==> try-lagoon <==
==> flow/design.v <==
module n_delay #(
    parameter  int unsigned Latency    = 1,
    parameter  int unsigned Width      = 8,
    localparam int unsigned LatencyMin = Latency == 0 ? 1 : Latency
) (
    input  logic                        clk_i,
    input  logic                        en_i,
    input  logic                        rst_ni,
    input  logic [           Width-1:0] data_i,
    output logic [           Width-1:0] data_o,
    output logic [LatencyMin*Width-1:0] buffer_o
);
  logic [(Latency+1)-1:0][Width-1:0] buffer_temp;
  assign buffer_temp[0] = data_i;
  assign data_o = buffer_temp[(Latency+1)-1];
  for (genvar n = 0; n < Latency; n++) begin : gen_buffer
    always_ff @(posedge clk_i)
      if (!rst_ni) buffer_temp[n+1] <= '0;
      else if (en_i) buffer_temp[n+1] <= buffer_temp[n];
  end
  if (Latency == 0) assign buffer_o = data_i;
  else if (Latency == 1) assign buffer_o = buffer_temp[0];
  else assign buffer_o = buffer_temp[Latency-1:0];
endmodule
(* use_dsp = "yes" *)
module integer_multiplier #(
    parameter  int unsigned WidthX  = 4,
    parameter  int unsigned WidthK  = 8,
    parameter  int unsigned Latency = 1,
    localparam int unsigned WidthY  = WidthX + WidthK
) (
    input  logic                     clk_i,
    input  logic                     rst_ni,
    input  logic                     en_i,
    input  logic signed [WidthX-1:0] x_i,
    input  logic signed [WidthK-1:0] k_i,
    output logic signed [WidthY-1:0] y_o
);
  logic signed [WidthY-1:0] temp_mul;
  always_ff @(posedge clk_i)
    if (!rst_ni) temp_mul <= '0;
    else if (en_i) temp_mul <= $signed(x_i) * $signed(k_i);
  n_delay #(
      .Latency(Latency - 1),
      .Width  (WidthY)
  ) i_mac_delay (
      .clk_i   (clk_i),
      .en_i    (en_i),
      .rst_ni  (rst_ni),
      .data_i  (temp_mul),
      .data_o  (y_o),
      .buffer_o()
  );
endmodule
(* use_dsp = "yes" *)
module minifloat_multiplier #(
    parameter  int unsigned ExpWidthX   = 4,
    parameter  int unsigned ExpWidthK   = 4,
    parameter  int unsigned ManWidthX   = 3,
    parameter  int unsigned ManWidthK   = 3,
    parameter  int unsigned Latency     = 1,
    localparam int unsigned WidthX      = 1 + ExpWidthX + ManWidthX,
    localparam int unsigned WidthK      = 1 + ExpWidthK + ManWidthK,
    localparam int unsigned ManWidthMax = ((ManWidthX > ManWidthK) ? ManWidthX : ManWidthK),
    localparam int unsigned ExpWidthMax = ((ExpWidthX > ExpWidthK) ? ExpWidthX : ExpWidthK),
    localparam int unsigned WidthY      = 2 * (ManWidthMax + (2 ** ExpWidthMax))
) (
    input  logic                     clk_i,
    input  logic                     rst_ni,
    input  logic                     en_i,
    input  logic        [WidthX-1:0] x_i,
    input  logic        [WidthK-1:0] k_i,
    output logic signed [WidthY-1:0] y_o
);
  logic sign_x, sign_k;
  logic [ExpWidthX-1:0] exp_x;
  logic [ExpWidthK-1:0] exp_k;
  logic [ManWidthX-1:0] man_x;
  logic [ManWidthK-1:0] man_k;
  logic norm_x, norm_k;
  logic [(ManWidthX+1)-1:0] ext_man_x;   
  logic [(ManWidthK+1)-1:0] ext_man_k;   
  logic signed [(ManWidthX-1)+2:0] signed_man_x;   
  logic signed [(ManWidthK-1)+2:0] signed_man_k;   
  logic signed [WidthY-1:0] fixed_product;
  always_comb begin
    {sign_x, exp_x, man_x} = x_i;
    {sign_k, exp_k, man_k} = k_i;
    {norm_x, norm_k} = {|exp_x, |exp_k};
    ext_man_x = {norm_x, man_x};   
    ext_man_k = {norm_k, man_k};   
    signed_man_x = sign_x ? -ext_man_x : ext_man_x;   
    signed_man_k = sign_k ? -ext_man_k : ext_man_k;   
    fixed_product = ($signed(signed_man_x) * $signed(signed_man_k)) <<
        ($unsigned({1'b0, exp_x} + {1'b0, exp_k}) - $unsigned(norm_x) - $unsigned(norm_k));
  end
  logic signed [WidthY-1:0] temp_mul;
  always_ff @(posedge clk_i) begin
    if (!rst_ni) temp_mul <= '0;
    else if (en_i) temp_mul <= fixed_product;
  end
  n_delay #(
      .Latency(Latency - 1),
      .Width  (WidthY)
  ) i_mac_delay (
      .clk_i   (clk_i),
      .en_i    (en_i),
      .rst_ni  (rst_ni),
      .data_i  (temp_mul),
      .data_o  (y_o),
      .buffer_o()
  );
endmodule
module acc #(
    parameter int unsigned WidthX  = 4,
    parameter int unsigned WidthY  = 16,
    parameter int unsigned Latency = 1
) (
    input  logic                     clk_i,
    input  logic                     rst_ni,
    input  logic                     en_i,
    input  logic                     x_valid_i,
    input  logic                     first_i,
    input  logic signed [WidthX-1:0] x_i,
    output logic signed [WidthY-1:0] y_o
);
  logic signed [WidthY-1:0] temp_acc;
  always_ff @(posedge clk_i)
    if (!rst_ni) temp_acc <= '0;
    else if (en_i && x_valid_i) begin
      temp_acc <= WidthY'($signed(x_i)) + $signed(first_i ? WidthY'(0) : temp_acc);
    end
  n_delay #(
      .Latency(Latency - 1),
      .Width  (WidthY)
  ) i_mac_delay (
      .clk_i   (clk_i),
      .en_i    (en_i),
      .rst_ni  (rst_ni),
      .data_i  (temp_acc),
      .data_o  (y_o),
      .buffer_o()
  );
endmodule
module tri_buffer #(
    parameter int unsigned Width = 8,
    parameter int unsigned Size  = 4
) (
    input  logic                       clk_i,
    input  logic                       rst_ni,
    input  logic                       en_i,
    input  logic [Size-1:0][Width-1:0] x_i,
    output logic [Size-1:0][Width-1:0] y_o
);
  logic signed [Size-1:0][Size-1:0][Width-1:0] buffer;  
  assign buffer[0] = x_i;   
  for (genvar row = 1; row < Size; row++) begin : gen_row   
    for (genvar col = row; col < Size; col++) begin : gen_col   
      always_ff @(posedge clk_i)
        if (!rst_ni) buffer[row][col] <= 0;
        else if (en_i) buffer[row][col] <= buffer[row-1][col];
    end
  end
  for (genvar col = 0; col < Size; col++) begin : gen_output   
    assign y_o[col] = buffer[col][col];   
  end
endmodule
module axis_sa #(
    parameter int unsigned LatencyMul = 1,
    parameter int unsigned LatencyAcc = 1,
    parameter int unsigned Rows = 4,
    parameter int unsigned Cols = 8,
    parameter int unsigned WidthY = 16,   
    parameter int unsigned MacType = 0,   
    parameter int unsigned WidthX = 4,
    parameter int unsigned WidthK = 8,
    parameter int unsigned ExpWidthX = 4,
    parameter int unsigned ExpWidthK = 4,
    parameter int unsigned ManWidthX = 3,
    parameter int unsigned ManWidthK = 3,
    parameter int unsigned WidthM = WidthX + WidthK,   
    localparam int unsigned FpWidthX = 1 + ExpWidthX + ManWidthX,
    localparam int unsigned FpWidthK = 1 + ExpWidthK + ManWidthK,
    localparam int unsigned ManWidthMax = ((ManWidthX > ManWidthK) ? ManWidthX : ManWidthK),
    localparam int unsigned ExpWidthMax = ((ExpWidthX > ExpWidthK) ? ExpWidthX : ExpWidthK),
    localparam int unsigned FpWidthM = 2 * (ManWidthMax + (2 ** ExpWidthMax)),
    localparam int unsigned DiagLen = (Rows + Cols) - 1,
    localparam int unsigned ActualWidthX = (MacType == 0) ? WidthX : FpWidthX,
    localparam int unsigned ActualWidthK = (MacType == 0) ? WidthK : FpWidthK,
    localparam int unsigned ActualWidthM = (MacType == 0) ? WidthY : FpWidthM
) (
    input  logic                              clk_i,
    input  logic                              rst_ni,
    input  logic                              s_valid_i,
    input  logic                              s_last_i,
    input  logic                              m_ready_i,
    output logic                              s_ready_o,
    output logic                              m_valid_o,
    output logic                              m_last_o,
    input  logic [Rows-1:0][ActualWidthX-1:0] sx_data_i,
    input  logic [Cols-1:0][ActualWidthK-1:0] sk_data_i,
    output logic [Rows-1:0][      WidthY-1:0] m_data_o
);
  logic en_mac, en_shift;
  logic [Rows-1:0][ActualWidthX-1:0] xi_delayed;
  logic [Cols-1:0][ActualWidthK-1:0] ki_delayed, sk_reversed;
  logic [Rows-1:0][Cols-1:0][ActualWidthX-1:0] xi;
  logic [Rows-1:0][Cols-1:0][ActualWidthK-1:0] ki;
  logic [Rows-1:0][Cols-1:0][ActualWidthM-1:0] mo;
  logic [Rows-1:0][Cols-1:0][WidthY-1:0] ao, ro;
  logic [DiagLen-1:0] r_valid, r_last, r_copy, r_clear, conflict, a_valid, m_first;
  logic [LatencyMul+LatencyAcc+DiagLen-1:0] valid, vlast;
  assign en_mac   = !(|conflict);  
  assign en_shift = r_valid[DiagLen-1] && m_ready_i;   
  logic busy, s_fire;
  assign s_ready_o = en_mac && !busy;
  assign s_fire = s_valid_i && s_ready_o;
  always_ff @(posedge clk_i)
    if (!rst_ni) busy <= 1'b0;
    else if (s_fire && s_last_i) busy <= 1'b1;
    else if (m_valid_o && m_ready_i && m_last_o) busy <= 1'b0;
  for (genvar c = 0; c < Cols; c++) assign sk_reversed[c] = sk_data_i[Cols-1-c];
  tri_buffer #(
      .Width(ActualWidthX),
      .Size (Rows)
  ) i_tri_x (
      .clk_i (clk_i),
      .rst_ni(rst_ni),
      .en_i  (en_mac),
      .x_i   (sx_data_i),
      .y_o   (xi_delayed)
  );
  tri_buffer #(
      .Width(ActualWidthK),
      .Size (Cols)
  ) i_tri_k (
      .clk_i (clk_i),
      .rst_ni(rst_ni),
      .en_i  (en_mac),
      .x_i   (sk_reversed),
      .y_o   (ki_delayed)
  );
  n_delay #(
      .Latency(LatencyMul + LatencyAcc + DiagLen),
      .Width  (1)
  ) i_valid (
      .clk_i   (clk_i),
      .en_i    (en_mac),
      .rst_ni  (rst_ni),
      .data_i  (s_valid_i && !busy),
      .data_o  (),
      .buffer_o(valid)
  );
  n_delay #(
      .Latency(LatencyMul + LatencyAcc + DiagLen),
      .Width  (1)
  ) i_vlast (
      .clk_i   (clk_i),
      .en_i    (en_mac),
      .rst_ni  (rst_ni),
      .data_i  (s_valid_i && !busy && s_last_i),
      .data_o  (),
      .buffer_o(vlast)
  );
  for (genvar r = 0; r < Rows; r++) begin
    for (genvar c = 0; c < Cols; c++) begin
      if (c == 0) assign xi[r][c] = xi_delayed[r];
      else   
        always_ff @(posedge clk_i)
          if (!rst_ni) xi[r][c] <= '0;
          else if (en_mac) xi[r][c] <= xi[r][c-1];
      if (r == 0) assign ki[r][c] = ki_delayed[c];
      else   
        always_ff @(posedge clk_i)
          if (!rst_ni) ki[r][c] <= '0;
          else if (en_mac) ki[r][c] <= ki[r-1][c];
    end
  end
  for (genvar r = 0; r < Rows; r++) begin : MR
    for (genvar c = 0; c < Cols; c++) begin : MC
      if (MacType == 0) begin
        logic signed [WidthM-1:0] mul_y;
        assign mo[r][c] = ActualWidthM'(mul_y);
        integer_multiplier #(
            .WidthX (WidthX),
            .WidthK (WidthK),
            .Latency(LatencyMul)
        ) MUL (
            .clk_i (clk_i),
            .rst_ni(rst_ni),
            .en_i  (en_mac),
            .x_i   (xi[r][c]),
            .k_i   (ki[r][c]),
            .y_o   (mul_y)
        );
      end else begin
        minifloat_multiplier #(
            .ExpWidthX(ExpWidthX),
            .ExpWidthK(ExpWidthK),
            .ManWidthX(ManWidthX),
            .ManWidthK(ManWidthK),
            .Latency  (LatencyMul)
        ) MUL (
            .clk_i (clk_i),
            .rst_ni(rst_ni),
            .en_i  (en_mac),
            .x_i   (xi[r][c]),
            .k_i   (ki[r][c]),
            .y_o   (mo[r][c])
        );
      end
    end
  end
  for (genvar d = 0; d < DiagLen; d++) begin
    always_ff @(posedge clk_i)
      if (!rst_ni) m_first[d] <= 1'b1;
      else if (valid[LatencyMul+d]) m_first[d] <= vlast[LatencyMul+d];
  end
  for (genvar r = 0; r < Rows; r++) begin : AR
    for (genvar c = 0; c < Cols; c++) begin : AC
      localparam d = (r + c);
      acc #(
          .WidthX (ActualWidthM),
          .WidthY (WidthY),
          .Latency(LatencyAcc)
      ) ACC (
          .clk_i    (clk_i),
          .rst_ni   (rst_ni),
          .en_i     (en_mac),
          .x_valid_i(valid[LatencyMul+d]),
          .first_i  (m_first[d]),
          .x_i      (mo[r][c]),
          .y_o      (ao[r][c])
      );
    end
  end
  for (genvar d = 0; d < DiagLen; d++) begin
    if (d == 0) assign r_last[0] = r_valid[0];
    else
      always_ff @(posedge clk_i)
        if (!rst_ni) r_last[d] <= 0;
        else if (en_shift)
          if ((d >= (Cols - 1)) && m_last_o)
            r_last[d] <= 0;   
          else r_last[d] <= r_last[d-1];   
    always_ff @(posedge clk_i)
      if (!rst_ni) a_valid[d] <= 0;
      else if (en_mac) a_valid[d] <= vlast[LatencyMul+LatencyAcc+d-1];
    assign conflict [d] = a_valid[d]  &&  r_valid[d];  
    assign r_copy   [d] = a_valid[d]  && !r_valid[d];  
    assign r_clear[d] = en_shift && r_last[d];   
    always_ff @(posedge clk_i)
      if (!rst_ni) r_valid[d] <= 0;
      else if ((d >= (Cols - 1)) && en_shift && m_last_o)
        r_valid[d] <= 0;   
      else if (r_copy[d]) r_valid[d] <= 1;
      else if (r_clear[d]) r_valid[d] <= 0;
  end
  for (genvar r = 0; r < Rows; r++) begin
    for (genvar c = 0; c < Cols; c++) begin
      if (c == 0) begin
        always_ff @(posedge clk_i)
          if (!rst_ni) ro[r][0] <= '0;
          else if (r_copy[(r + 0)]) ro[r][0] <= ao[r][0];
      end else begin
        always_ff @(posedge clk_i)
          if (!rst_ni) ro[r][c] <= '0;
          else if (r_copy[(r + c)]) ro[r][c] <= ao[r][c];
          else if (en_shift) ro[r][c] <= ro[r][c-1];
      end
    end
  end
  assign m_valid_o = r_valid[DiagLen-1];
  assign m_last_o  = r_last[Cols-1];
  for (genvar r = 0; r < Rows; r++) assign m_data_o[r] = ro[r][Cols-1];
endmodule
module sa_top (
    input  logic          clk_i,
    input  logic          rst_ni,
    input  logic          s_valid_i,
    input  logic          s_last_i,
    input  logic          m_ready_i,
    output logic          s_ready_o,
    output logic          m_valid_o,
    output logic          m_last_o,
    input  logic [ 15:0]  sx_data_i,
    input  logic [ 63:0]  sk_data_i,
    output logic [ 63:0]  m_data_o
);
  axis_sa #(
      .LatencyMul(1),
      .LatencyAcc(1),
      .Rows      (4),
      .Cols      (8),
      .WidthY    (16),
      .MacType   (0),
      .WidthX    (4),
      .WidthK    (8)
  ) i_sa (
      .clk_i    (clk_i),
      .rst_ni   (rst_ni),
      .s_valid_i(s_valid_i),
      .s_last_i (s_last_i),
      .m_ready_i(m_ready_i),
      .s_ready_o(s_ready_o),
      .m_valid_o(m_valid_o),
      .m_last_o (m_last_o),
      .sx_data_i(sx_data_i),
      .sk_data_i(sk_data_i),
      .m_data_o (m_data_o)
  );
endmodule
==> flow/run.sh <==
#!/bin/bash
# the make line also repeats each setting of config.mk as NAME=value (left out here)
make -C /OpenROAD-flow-scripts/flow DESIGN_CONFIG=/design/flow/config.mk WORK_HOME=/design/flow/orfs CLKGATE_MAP_FILE= finish
==> flow/config.mk <==
export PLATFORM = sky130hd
export DESIGN_NAME = sa_top
export DESIGN_NICKNAME = sa_top
export VERILOG_FILES = /design/flow/design.v
export SDC_FILE = /design/flow/constraint.sdc
export NUM_CORES = 4
export LEC_CHECK = 0
export CAP_MARGIN = 20
export CELL_PAD_IN_SITES_DETAIL_PLACEMENT = 2
export CELL_PAD_IN_SITES_GLOBAL_PLACEMENT = 2
export CORE_ASPECT_RATIO = 1.14
export CORE_MARGIN = 2
export CORE_UTILIZATION = 34
export CTS_CLUSTER_SIZE = 42
export MAX_ROUTING_LAYER = met4
export PLACE_DENSITY = 0.56
export SLEW_MARGIN = 0
==> flow/constraint.sdc <==
create_clock -name core_clock -period 6.91 [get_ports {clk_i}]
set_input_delay 1.3820 -clock core_clock [delete_from_list [all_inputs] [get_ports {clk_i}]]
set_output_delay 1.3820 -clock core_clock [all_outputs]
set_load 0.01 [all_outputs]
==> try-willow: changes against try-lagoon <==
- CELL_PAD_IN_SITES_DETAIL_PLACEMENT: 2 -> not set
- CELL_PAD_IN_SITES_GLOBAL_PLACEMENT: 2 -> 3
- CORE_ASPECT_RATIO: 1.14 -> 0.56
- CORE_MARGIN: 2 -> 4
- CORE_UTILIZATION: 34 -> 15
- CTS_CLUSTER_SIZE: 42 -> not set
- HOLD_SLACK_MARGIN: not set -> 0.07
- MIN_ROUTING_LAYER: not set -> met2
- PLACE_DENSITY: 0.56 -> not set
- SLEW_MARGIN: 0 -> 10
- TNS_END_PERCENT: not set -> 35
==> flow/constraint.sdc (replaced) <==
create_clock -name core_clock -period 3.25 [get_ports {clk_i}]
set_input_delay 0.6500 -clock core_clock [delete_from_list [all_inputs] [get_ports {clk_i}]]
set_output_delay 0.6500 -clock core_clock [all_outputs]
set_load 0.01 [all_outputs]
==> try-maple: changes against try-lagoon <==
- CAP_MARGIN: 20 -> 15
- CELL_PAD_IN_SITES_DETAIL_PLACEMENT: 2 -> not set
- CELL_PAD_IN_SITES_GLOBAL_PLACEMENT: 2 -> not set
- CORE_ASPECT_RATIO: 1.14 -> not set
- CORE_UTILIZATION: 34 -> 72
- CTS_CLUSTER_DIAMETER: not set -> 27
- CTS_CLUSTER_SIZE: 42 -> 14
- HOLD_SLACK_MARGIN: not set -> -0.08
- MAX_ROUTING_LAYER: met4 -> not set
- PLACE_DENSITY: 0.56 -> 0.6
- SETUP_SLACK_MARGIN: not set -> 0.49
- SLEW_MARGIN: 0 -> 20
==> flow/constraint.sdc (replaced) <==
create_clock -name core_clock -period 3.43 [get_ports {clk_i}]
set_input_delay 0.6860 -clock core_clock [delete_from_list [all_inputs] [get_ports {clk_i}]]
set_output_delay 0.6860 -clock core_clock [all_outputs]
set_load 0.01 [all_outputs]
==> try-sierra: changes against try-lagoon <==
- CELL_PAD_IN_SITES_DETAIL_PLACEMENT: 2 -> not set
- CELL_PAD_IN_SITES_GLOBAL_PLACEMENT: 2 -> 1
- CORE_UTILIZATION: 34 -> 67
- CTS_CLUSTER_SIZE: 42 -> not set
- MAX_ROUTING_LAYER: met4 -> met5
- PLACE_DENSITY: 0.56 -> not set
- SETUP_SLACK_MARGIN: not set -> 0.71
- SLEW_MARGIN: 0 -> 20
==> flow/constraint.sdc (replaced) <==
create_clock -name core_clock -period 3.96 [get_ports {clk_i}]
set_input_delay 0.7920 -clock core_clock [delete_from_list [all_inputs] [get_ports {clk_i}]]
set_output_delay 0.7920 -clock core_clock [all_outputs]
set_load 0.01 [all_outputs]
==> qor summary <==
Outcome: try-maple finished with violations; try-willow finished with violations; try-lagoon finished clean; try-sierra did not finish
Failing step: try-maple -; try-willow -; try-lagoon -; try-sierra global placement without I/O
Layout check failures: try-maple setup timing; try-willow setup timing; try-lagoon -; try-sierra -
Wire length on met3: try-maple 44.5 mm; try-willow 339 mm; try-lagoon 9.40 mm; try-sierra -
Hold Crit Class: try-maple in -> reg; try-willow in -> reg; try-lagoon reg -> reg; try-sierra -
Path depth of the worst reg2reg path: try-maple 15; try-willow 15; try-lagoon 15; try-sierra -
Reg clk slew, reported paths: try-maple 50 ps; try-willow 70 ps; try-lagoon 60 ps; try-sierra -
Switch Pwr: try-maple 17.3 mW; try-willow 16.8 mW; try-lagoon 6.86 mW; try-sierra -
Worst hold path stage count: try-maple 2; try-willow 2; try-lagoon 2; try-sierra -
Number of nets in the layout: try-maple 18715; try-willow 18982; try-lagoon 17598; try-sierra -
Site row count: try-maple 156; try-willow 256; try-lagoon 243; try-sierra 173
Number of buffers inserted by post-CTS setup repair: try-maple 153; try-willow 57; try-lagoon 0; try-sierra -
Area of the core: try-maple 0.181 mm^2; try-willow 0.870 mm^2; try-lagoon 0.384 mm^2; try-sierra 0.195 mm^2
Final instance count without filler cells: try-maple 19705; try-willow 29142; try-lagoon 21153; try-sierra -
Max cap viols: try-maple 0; try-willow 0; try-lagoon 0; try-sierra -
TritonCTS clock tree: try-maple built; try-willow built; try-lagoon built; try-sierra -
Final-layout setup total negative slack: try-maple -31620 ps; try-willow -47900 ps; try-lagoon 0 ps; try-sierra -
Chip Width: try-maple 431 um; try-willow 1.26 mm; try-lagoon 586 um; try-sierra 418 um
# placed instances: try-maple 18566; try-willow 28483; try-lagoon 20694; try-sierra -
Hold buffer count at cts: try-maple 0; try-willow 0; try-lagoon 0; try-sierra -
R2r setup slk: try-maple -700 ps; try-willow -660 ps; try-lagoon 2530 ps; try-sierra -
No activity file was given, so power comes from the tool's default toggle rates.
